== oak ==
==> flow/design.v (excerpt) <==
module pokey_advanced (
    input clk,               
    input enable_179mhz,     
    input reset_n,           
    input [3:0] addr,        
    input [7:0] din,         
    input we,                
    output reg audio_pwm     
);
    reg [7:0] audf [0:3];  
    reg [7:0] audc [0:3];  
    reg [7:0] audctl;      
    reg [3:0]  poly4;
    reg [4:0]  poly5;
    reg [16:0] poly17; 
    reg [15:0] counter [0:3]; 
    reg [3:0]  chan_out;    
    reg [4:0] count_64k;    
    reg [6:0] count_15k;    
    reg tick_64khz;
    reg tick_15khz;
    always @(posedge clk) begin
        tick_64khz <= 0;
        tick_15khz <= 0;
        if (!reset_n) begin
            count_64k <= 0;
            count_15k <= 0;
        end else if (enable_179mhz) begin
            if (count_64k == 27) begin  
                count_64k <= 0;
                tick_64khz <= 1;
            end else begin
                count_64k <= count_64k + 1;
            end
            if (count_15k == 113) begin  
                count_15k <= 0;
                tick_15khz <= 1;
            end else begin
                count_15k <= count_15k + 1;
  ...
For scale: roughly 170 flip-flops, about 17 I/O pins.
make LEC_CHECK=0 ABC_AREA=1 CAP_MARGIN=20 CORE_MARGIN=2 CORE_UTILIZATION=72 CTS_CLUSTER_SIZE=10 PLACE_DENSITY_LB_ADDON=0.1 SETUP_SLACK_MARGIN=0.45 SLEW_MARGIN=20 finish   # period 2.97 ns
run.sh (not shown) runs the stock make flow with config.mk's settings and CLKGATE_MAP_FILE=.
oak ran in full, but the layout does not pass; the checks complain about negative setup slack.
The inputs of pine differ from those of oak as listed below.
- ABC_AREA no longer set, was 1
- SETUP_SLACK_MARGIN no longer set, was 0.45
- CTS_CLUSTER_SIZE no longer set, was 10
- PLACE_DENSITY_LB_ADDON no longer set, was 0.1
- the clock period (ns, I/O delays scaled along) now 5.2, was 2.97
Results
Of oak and pine, just one finished clean: pine.
[diff] final instance area, pine relative to oak: improvement
On non-clock buffer instance count of the final layout: pine sits below oak.
Combinational-cell power consumption: pine and oak compared, lower one is pine
Changes in birch relative to pine:
- changing CORE_UTILIZATION from 72 to 58
- changing the clock period (ns, I/O delays scaled along) from 5.2 to 4.12
Results
STATUS run=birch STAGES=ALL_DONE FINAL_CHECKS=FAILED CAUSE=negative setup slack
Note that the internal power summed over all cells recorded for pine amounts to 0.867 times the value seen in birch.
Higher logic area among pine and birch: birch
Re number of gates resized after cts: pine and birch aren't equal, and the lower value belongs to pine.
Summary of birch over pine: maximum frequency moved up, floorplan core area rose about 26%, height of the chip went up 12 um, die boundary width picked up an extra about 11%.
The via count of birch falls short of that of pine by 86.
From pine to birch the numbers moved as follows: clock distribution area overhead in the final layout went down 1.1 points, die area now larger.
## Diff of input files: maple against birch
- setting CTS_CLUSTER_SIZE to 31 for the first time
- setting HOLD_SLACK_MARGIN to 0.26 for the first time
- changing CORE_UTILIZATION from 58 to 70
Changes observed in maple relative to birch: total power now sits lower, area of the multi-input gates now sits at about the same level, first-pass GRT wire length now sits lower, number of iterations in the first detailed-routing pass now sits higher, logic gate share of total power now sits at about the same level. Delta (maple minus birch): well-tap cell count moved down; post-layout period usage of the worst path moved up. Final checks on maple, whose flow otherwise completed, came back failing, citing negative setup slack.

---

## willow
pokey_advanced again, from the RTL that the note above started with.
make LEC_CHECK=0 ABC_AREA=1 CAP_MARGIN=20 CORE_MARGIN=2 CORE_UTILIZATION=72 CTS_CLUSTER_DIAMETER=352 CTS_CLUSTER_SIZE=95 PLACE_DENSITY=0.41 SLEW_MARGIN=20 TNS_END_PERCENT=5 finish   # period 3.33 ns
willow had finished all stages when the layout checks came back failing, citing setup timing.
For violet, these inputs were changed with respect to willow:
- TNS_END_PERCENT removed (was 5)
- CORE_UTILIZATION changed from 72 to 50
- PLACE_DENSITY removed (was 0.41)
- CTS_CLUSTER_DIAMETER removed (was 352)
- CTS_CLUSTER_SIZE removed (was 95)
- the clock period (ns, I/O delays scaled along) changed from 3.33 to 4.01
Results
Taking willow as the reference, in violet worst path required time now sits higher, register-to-register slack now sits higher, final design area excluding fillers now sits lower.
violet has completed all stages; timing, DRC and antenna checks passed.
### violet -> garnet
- ABC_AREA: 1 -> unset
- CORE_UTILIZATION: 50 -> 40
- the clock period (ns, I/O delays scaled along): 4.01 -> 5.2
## What came out
- Side by side, end-of-flow core utilization turned out lower in garnet than in violet.
- Sort garnet and violet by chip area in the Yosys report asc -> top: garnet
- On garnet: met2 demand-to-capacity share in global routing is 8.8 points lower than what violet gave.
Changes in lagoon relative to garnet:
- CORE_UTILIZATION now 66, was 40
- the clock period (ns, I/O delays scaled along) now 3.95, was 5.2
==> results <==
- lagoon vs. garnet: fraction of power consumed by combinational cells held steady; power dissipated by switching net loads grew by about 24%.
- The flow for lagoon finished, though final verification flagged setup timing.
- garnet closes out successfully: all stages finished, all timing, DRC and antenna checks passed.
- NOTE: detailed-route via count in lagoon exceeds that of garnet
- lagoon vs. garnet: final critical delay including setup and external delays now smaller; final cell area excluding filler cells now larger; power share of the clock group now larger.
- Going from garnet to lagoon, post-CTS repair timing setup buffer count increased 5; wire length of the first global-routing pass now sits higher; wire length reported by the detailed router now sits higher.
Power is estimated from default activity; no workload was simulated.
